==> inputs of job 1813 <==
==> flow/design.v <==
`timescale 1ns/1ns
module ALU (
    input  logic clk,
    input  logic rst_n,
    input  logic [5:0] alu_op,
    input  logic word,
    input  logic [15:0] a,
    input  logic [15:0] b,
    input  logic cf_in,
    input  logic [4:0] shift_cnt,
    output logic [15:0] result
);
    logic [15:0] a_in, b_in;
    parameter ADD = 6'b000000;
    parameter SUB = 6'b000001;
    parameter CMP = 6'b000010;
    parameter INC = 6'b000011;
    parameter DEC = 6'b000100;
    parameter NEG = 6'b000101;
    parameter AND = 6'b000110;
    parameter OR = 6'b000111;
    parameter XOR = 6'b001000;
    parameter NOT = 6'b001001;
    parameter TEST = 6'b001010;
    parameter SHL = 6'b001011;
    parameter SHR = 6'b001100;
    parameter SAR = 6'b001101;
    parameter ROL = 6'b001110;
    parameter ROR = 6'b001111;
    parameter RCL = 6'b010000;
    parameter RCR = 6'b010001;
    parameter MUL = 6'b010010;
    parameter IMUL = 6'b010011;
    parameter DIV = 6'b010100;
    parameter IDIV = 6'b010101;
    always @(posedge clk or negedge rst_n) begin
        if (!rst_n) begin
            a_in <= 0;
            b_in <= 0;
        end else begin
            case(alu_op)
                ADD: begin
                    result <= a + b;
                end
                SUB: begin
                    result <= a - b;
                end
                CMP: begin
                    result <= a - b;
                end
                INC: begin
                    result <= a + 1;
                end
                DEC: begin
                    result <= a - 1;
                end
                NEG: begin
                    result <= 0 - a;
                end
                AND: begin
                    result <= a & b;
                end
                OR: begin
                    result <= a | b;
                end
                XOR: begin
                    result <= a ^ b;
                end
                NOT: begin
                    result <= ~a;
                end
                TEST: begin
                    result <= a & b;
                end
                SHL: begin
                    result <= a << shift_cnt;
                end
                SHR: begin
                    result <= a >> shift_cnt;
                end
                SAR: begin
                    result <= a >>> shift_cnt;
                end
                ROL: begin
                    result <= {a[15:0], a[15:0]};
                end
                ROR: begin
                    result <= {a[0], a[15:1]};
                end
                RCL: begin
                    result <= {a[15:0], cf_in};
                end
                RCR: begin
                    result <= {cf_in, a[15:0]};
                end
                MUL: begin
                    result <= a * b;    
                end
                IMUL: begin
                    result <= a * b;    
                end
                DIV: begin
                    result <= (b == 16'd0) ? 16'hFFFF : a / b;
                end
                IDIV: begin
                    result <= (b == 16'd0) ? 16'hFFFF : a / b;
                end
            endcase
        end
    end
endmodule
==> flow/run.sh <==
#!/bin/bash
# the make line also repeats each setting of config.mk as NAME=value (left out here)
make -C /OpenROAD-flow-scripts/flow DESIGN_CONFIG=/design/flow/config.mk WORK_HOME=/design/flow/orfs CLKGATE_MAP_FILE= finish
==> flow/config.mk <==
export PLATFORM = sky130hd
export DESIGN_NAME = ALU
export DESIGN_NICKNAME = ALU
export VERILOG_FILES = /design/flow/design.v
export SDC_FILE = /design/flow/constraint.sdc
export NUM_CORES = 4
export LEC_CHECK = 0
export ABC_AREA = 1
export CAP_MARGIN = 15
export CORE_ASPECT_RATIO = 1.26
export CORE_MARGIN = 2
export CORE_UTILIZATION = 72
export CTS_CLUSTER_DIAMETER = 393
export CTS_CLUSTER_SIZE = 98
export PLACE_DENSITY = 0.42
export SETUP_SLACK_MARGIN = 2.94
export SLEW_MARGIN = 20
export TNS_END_PERCENT = 45
==> flow/constraint.sdc <==
create_clock -name core_clock -period 30.4 [get_ports {clk}]
set_input_delay 6.0800 -clock core_clock [delete_from_list [all_inputs] [get_ports {clk}]]
set_output_delay 6.0800 -clock core_clock [all_outputs]
set_load 0.01 [all_outputs]
==> job 4425: changes against job 1813 <==
ABC_AREA = unset   (was 1)
CAP_MARGIN = 20   (was 15)
CORE_ASPECT_RATIO = unset   (was 1.26)
CORE_UTILIZATION = 65   (was 72)
CTS_CLUSTER_DIAMETER = unset   (was 393)
CTS_CLUSTER_SIZE = unset   (was 98)
HOLD_SLACK_MARGIN = 0.29   (was unset)
PLACE_DENSITY = unset   (was 0.42)
SETUP_SLACK_MARGIN = unset   (was 2.94)
TNS_END_PERCENT = 5   (was 45)
==> flow/constraint.sdc (replaced) <==
create_clock -name core_clock -period 85.3 [get_ports {clk}]
set_input_delay 17.0600 -clock core_clock [delete_from_list [all_inputs] [get_ports {clk}]]
set_output_delay 17.0600 -clock core_clock [all_outputs]
set_load 0.01 [all_outputs]
==> job 9041: changes against job 1813 <==
ABC_AREA = unset   (was 1)
CAP_MARGIN = 20   (was 15)
CELL_PAD_IN_SITES_GLOBAL_PLACEMENT = 1   (was unset)
CORE_ASPECT_RATIO = 0.57   (was 1.26)
CORE_UTILIZATION = 40   (was 72)
CTS_CLUSTER_DIAMETER = unset   (was 393)
CTS_CLUSTER_SIZE = unset   (was 98)
PLACE_DENSITY = unset   (was 0.42)
SETUP_SLACK_MARGIN = unset   (was 2.94)
TNS_END_PERCENT = unset   (was 45)
==> flow/constraint.sdc (replaced) <==
create_clock -name core_clock -period 100.0 [get_ports {clk}]
set_input_delay 20.0000 -clock core_clock [delete_from_list [all_inputs] [get_ports {clk}]]
set_output_delay 20.0000 -clock core_clock [all_outputs]
set_load 0.01 [all_outputs]
==> comparison <==
In job 4425 the first-iteration DRC count is larger than in job 9041, by 8.3%.
In job 9041 the combinational power is smaller than in job 4425, by about 7%.
Of job 9041 and job 4425, job 9041 has the higher cell count (gap about 9%, measured against job 4425).
Between job 9041 and job 4425, the lower final area is in job 4425 (gap 2.2%, measured against job 4425).
Job 9041 ran to the end with no violations. Job 4425 passed the timing, DRC and antenna checks. Job 1813 ended with an error in global routing on GRT-0232.
In area after synthesis, job 4425 and job 9041 do not differ.
Sequential share of layout area: job 9041 is lower than job 4425 (0.060 points).
Power and IR drop assume default switching activity.
